==> inputs of run B <==
==> flow/design.v (excerpt) <==
module pwmblink(
    input  logic clk,
    input  logic rst,
    output logic RGB_R,
    output logic RGB_B,
    output logic RGB_G
);
Settings: LEC_CHECK=0, CAP_MARGIN=25, CELL_PAD_IN_SITES_DETAIL_PLACEMENT=1, CORE_MARGIN=9, CORE_UTILIZATION=40, CTS_CLUSTER_DIAMETER=376, MAX_ROUTING_LAYER=met4, MIN_ROUTING_LAYER=met2, SLEW_MARGIN=20, TNS_END_PERCENT=75; clock period 40.0 ns.
run.sh (not shown) runs the stock make flow with config.mk's settings and CLKGATE_MAP_FILE=.
==> run R (differences from run B) <==
==> flow/config.mk (replaced) <==
export PLATFORM = sky130hd
export DESIGN_NAME = pwmblink
export DESIGN_NICKNAME = pwmblink
export VERILOG_FILES = /design/flow/design.v
export SDC_FILE = /design/flow/constraint.sdc
export NUM_CORES = 4
export LEC_CHECK = 0
export CAP_MARGIN = 20
export CORE_MARGIN = 2
export CORE_UTILIZATION = 70
export CTS_CLUSTER_DIAMETER = 324
export MAX_ROUTING_LAYER = met4
export SETUP_SLACK_MARGIN = -1.82
export SLEW_MARGIN = 20
==> flow/constraint.sdc (replaced) <==
create_clock -name core_clock -period 26.5 [get_ports {clk}]
set_input_delay 5.3000 -clock core_clock [delete_from_list [all_inputs] [get_ports {clk}]]
set_output_delay 5.3000 -clock core_clock [all_outputs]
set_load 0.01 [all_outputs]
==> run A (differences from run B) <==
==> flow/config.mk (replaced) <==
export PLATFORM = sky130hd
export DESIGN_NAME = pwmblink
export DESIGN_NICKNAME = pwmblink
export VERILOG_FILES = /design/flow/design.v
export SDC_FILE = /design/flow/constraint.sdc
export NUM_CORES = 4
export LEC_CHECK = 0
export CAP_MARGIN = 5
export CORE_MARGIN = 2
export CORE_UTILIZATION = 68
export CTS_CLUSTER_DIAMETER = 341
export SLEW_MARGIN = 20
==> flow/constraint.sdc (replaced) <==
create_clock -name core_clock -period 13.8 [get_ports {clk}]
set_input_delay 2.7600 -clock core_clock [delete_from_list [all_inputs] [get_ports {clk}]]
set_output_delay 2.7600 -clock core_clock [all_outputs]
set_load 0.01 [all_outputs]
==> qor summary <==
| quantity | run B | run A | run R |
|---|---|---|---|
| Status | finished clean | aborted with a tool error | finished clean |
| Failing step | - | 5_1_grt | - |
| Critical path depth in cells | 44 | - | 43 |
| Total number of multi-input combinational cells | 1725 | - | 1725 |
| DP HPWL | 54400 µm | 58480 µm | 44950 µm |
| Clk latency of the worst-skew pair | 300 ps | - | 300 ps |
| Final setup vio count | 0 | - | 0 |
| Detailed-routing iteration count for the pre-antenna-repair pass | 12 | - | 6 |
| Number of placement rows | 78 | 60 | 59 |
| Static leakage power | 9.037 nW | - | 9.013 nW |
| Delay of the slowest cell on the worst path | 980 ps | - | 930 ps |
| Multi-input gate area | 0.01562 mm² | - | 0.01560 mm² |
| Slew of the pin with the lowest slew margin | 1062 ps | - | 1029 ps |
| Flip-flop and latch area | 980.9 µm² | - | 980.9 µm² |
| Clock network power | 0.0489 mW | - | 0.0725 mW |
| Proportion of power drawn by flip-flops and latches | 0.086 | - | 0.090 |
| Starting DRT DRC Count | 4587 | - | 1693 |
| Net Sw Frac | 0.5753 | - | 0.5554 |
| Fraction of the core area covered by cells at the end of the flow | 0.4258 | - | 0.7294 |
| Average wire length per cell after detail routing | 23.81 µm | - | 21.18 µm |
| Power group with the highest consumption | combinational cells | - | combinational cells |
| Tap cells | 600 | - | 335 |
| Endpoint kind of the worst setup timing path | primary output | - | primary output |
| Non-clock inverter instance count of the final layout | 433 | - | 433 |
| Cell-internal power | 0.2577 mW | - | 0.3829 mW |
| Top Layer Used | met4 | - | met4 |
| Setup Fix Bufs, Post-CTS | 0 | 34 | 0 |
| Sequential cell count | 49 | - | 49 |

========
==> delta <==
==> flow/design.v <==
module pwmblink(
    input  logic clk,
    input  logic rst,
    output logic RGB_R,
    output logic RGB_B,
    output logic RGB_G
);
    parameter CLKMAX = 12000000;  
    logic [31:0] counter;
    logic [8:0] x;  
    logic [7:0] sharktooth;  
    logic [7:0] red;
    logic [7:0] green;
    logic [7:0] blue;
    always_ff @(posedge clk) begin
        if (rst) begin
            counter <= 0;
            x <= 0;
            sharktooth <= 0;
        end else begin
        if (counter >= CLKMAX/360) begin
            counter <= 0;
            if (x >= 359) begin
                x <= 0;
            end
            else begin
                x <= x + 1;
            end
            end
        else begin
            counter <= counter + 1;
        end
        sharktooth <= sharktooth + 1;
        end
    end
    always_comb begin
        if(x < 60) begin
            green = 255*x/60;
            blue = 0;
            red  = 255;
        end else if (x < 120) begin
            green = 255;
            blue = 0;
            red  = 255 - 255*(x-60)/60;
        end else if (x < 180) begin
            green = 255;
            blue = 255*(x-120)/60;
            red  = 0;
        end else if (x < 240) begin
            green = 255 - 255*(x-180)/60;
            blue = 255;
            red  = 0;
        end else if (x < 300) begin
            green = 0;
            blue = 255;
            red  = 255*(x-240)/60;
        end else begin
            green = 0;
            blue = 255 - 255*(x-300)/60;
            red  = 255;
        end
    end
    assign {RGB_R, RGB_G, RGB_B} = {sharktooth < red, sharktooth < green, sharktooth < blue};
endmodule
==> flow/run.sh <==
#!/bin/bash
# the make line also repeats each setting of config.mk as NAME=value (left out here)
make -C /OpenROAD-flow-scripts/flow DESIGN_CONFIG=/design/flow/config.mk WORK_HOME=/design/flow/orfs CLKGATE_MAP_FILE= finish
==> flow/config.mk <==
export PLATFORM = sky130hd
export DESIGN_NAME = pwmblink
export DESIGN_NICKNAME = pwmblink
export VERILOG_FILES = /design/flow/design.v
export SDC_FILE = /design/flow/constraint.sdc
export NUM_CORES = 4
export LEC_CHECK = 0
export ABC_AREA = 1
export CAP_MARGIN = 20
export CELL_PAD_IN_SITES_GLOBAL_PLACEMENT = 3
export CORE_ASPECT_RATIO = 0.64
export CORE_MARGIN = 8
export CORE_UTILIZATION = 63
export CTS_CLUSTER_DIAMETER = 29
export CTS_CLUSTER_SIZE = 81
export HOLD_SLACK_MARGIN = 0.28
export MAX_ROUTING_LAYER = met4
export MIN_ROUTING_LAYER = met2
export PLACE_DENSITY = 0.58
export SLEW_MARGIN = 25
==> flow/constraint.sdc <==
create_clock -name core_clock -period 25.9 [get_ports {clk}]
set_input_delay 5.1800 -clock core_clock [delete_from_list [all_inputs] [get_ports {clk}]]
set_output_delay 5.1800 -clock core_clock [all_outputs]
set_load 0.01 [all_outputs]
==> quartz: changes against delta <==
CELL_PAD_IN_SITES_GLOBAL_PLACEMENT = not set   (was 3)
CORE_ASPECT_RATIO = not set   (was 0.64)
CORE_MARGIN = 2   (was 8)
CORE_UTILIZATION = 68   (was 63)
CTS_CLUSTER_DIAMETER = not set   (was 29)
CTS_CLUSTER_SIZE = 97   (was 81)
HOLD_SLACK_MARGIN = not set   (was 0.28)
MAX_ROUTING_LAYER = not set   (was met4)
MIN_ROUTING_LAYER = not set   (was met2)
PLACE_DENSITY = 0.38   (was 0.58)
SLEW_MARGIN = 20   (was 25)
==> flow/constraint.sdc (replaced) <==
create_clock -name core_clock -period 13.5 [get_ports {clk}]
set_input_delay 2.7000 -clock core_clock [delete_from_list [all_inputs] [get_ports {clk}]]
set_output_delay 2.7000 -clock core_clock [all_outputs]
set_load 0.01 [all_outputs]
==> lagoon: changes against delta <==
ABC_AREA = not set   (was 1)
CELL_PAD_IN_SITES_GLOBAL_PLACEMENT = not set   (was 3)
CORE_ASPECT_RATIO = not set   (was 0.64)
CORE_MARGIN = 2   (was 8)
CORE_UTILIZATION = 66   (was 63)
CTS_CLUSTER_DIAMETER = not set   (was 29)
CTS_CLUSTER_SIZE = not set   (was 81)
HOLD_SLACK_MARGIN = not set   (was 0.28)
MAX_ROUTING_LAYER = not set   (was met4)
MIN_ROUTING_LAYER = not set   (was met2)
PLACE_DENSITY = not set   (was 0.58)
SLEW_MARGIN = 20   (was 25)
==> flow/constraint.sdc (replaced) <==
create_clock -name core_clock -period 28.9 [get_ports {clk}]
set_input_delay 5.7800 -clock core_clock [delete_from_list [all_inputs] [get_ports {clk}]]
set_output_delay 5.7800 -clock core_clock [all_outputs]
set_load 0.01 [all_outputs]
==> yarrow: changes against delta <==
ABC_AREA = not set   (was 1)
CELL_PAD_IN_SITES_GLOBAL_PLACEMENT = not set   (was 3)
CORE_ASPECT_RATIO = not set   (was 0.64)
CORE_MARGIN = 2   (was 8)
CORE_UTILIZATION = 40   (was 63)
CTS_CLUSTER_DIAMETER = not set   (was 29)
CTS_CLUSTER_SIZE = not set   (was 81)
HOLD_SLACK_MARGIN = not set   (was 0.28)
MAX_ROUTING_LAYER = not set   (was met4)
MIN_ROUTING_LAYER = not set   (was met2)
PLACE_DENSITY = not set   (was 0.58)
SLEW_MARGIN = 20   (was 25)
==> flow/constraint.sdc (replaced) <==
create_clock -name core_clock -period 24.2 [get_ports {clk}]
set_input_delay 4.8400 -clock core_clock [delete_from_list [all_inputs] [get_ports {clk}]]
set_output_delay 4.8400 -clock core_clock [all_outputs]
set_load 0.01 [all_outputs]
==> summary of the runs <==
Power: lagoon < yarrow < quartz.
Sequential share of layout area: quartz < yarrow < lagoon.
Register-to-register slack: lagoon > yarrow > quartz.
The highest final area belongs to quartz, the lowest to lagoon.
Against quartz, the via count of yarrow is smaller by 13%.
delta ended with an error in global placement without I/O, error GPL-0301. yarrow finished clean. quartz completed, yet does not pass: setup timing. lagoon went through all stages and came out clean.
In quartz the utilization is higher than in yarrow, by 41 points.
The highest final cell count belongs to quartz, the lowest to lagoon.
Flip-flop count is the same in quartz and yarrow.
==> figures <==
metric                                                                quartz                   yarrow                         delta                   lagoon
Result of the run                                            failed layout checks  complete, no violations     aborted with a tool error  complete, no violations
Last stage reached                                                         -                        -  global placement without I/O                        -
Layout check failures                                           setup timing                        -                             -                        -
Core region area                                                   26800 µm²                45400 µm²                     29000 µm²                27600 µm²
Number of filler instances in the final layout                          1704                     4602                             -                     2353
Highest routing layer actually used                                     met4                     met4                             -                     met4
Reported leakage power                                             0.0116 µW               0.00902 µW                             -               0.00902 µW
Combinational fraction of design power                                 86.0%                    83.1%                             -                    82.6%
Hold Path Cell Cnt                                                         2                        2                             -                        2
Number of standard cells after synthesis                                2593                     2258                          2593                     2258
Total die size                                                     28400 µm²                47800 µm²                     35100 µm²                29300 µm²
Sequential element share of the synthesized area                       5.33%                    5.32%                         5.33%                    5.32%
Post-layout period usage                                                104%                    85.0%                             -                    76.4%
Residual antenna-violating net count after detailed routing                0                        0                             -                        0
Synth Area in Compound Gates                                           10.7%                    21.6%                         10.7%                    21.6%
Highest net fanout along the worst path                                    6                       14                             -                       20
Total power consumption of the routed design                         2100 µW                   925 µW                             -                   790 µW
Number of top-level pins                                                   5                        5                             -                        5
Post-Route M1 WL                                                     22.8 mm                  24.3 mm                             -                  21.7 mm
Post-Place Cell Area                                               20200 µm²                19200 µm²                             -                18900 µm²
Power is estimated from default activity; no workload was simulated.
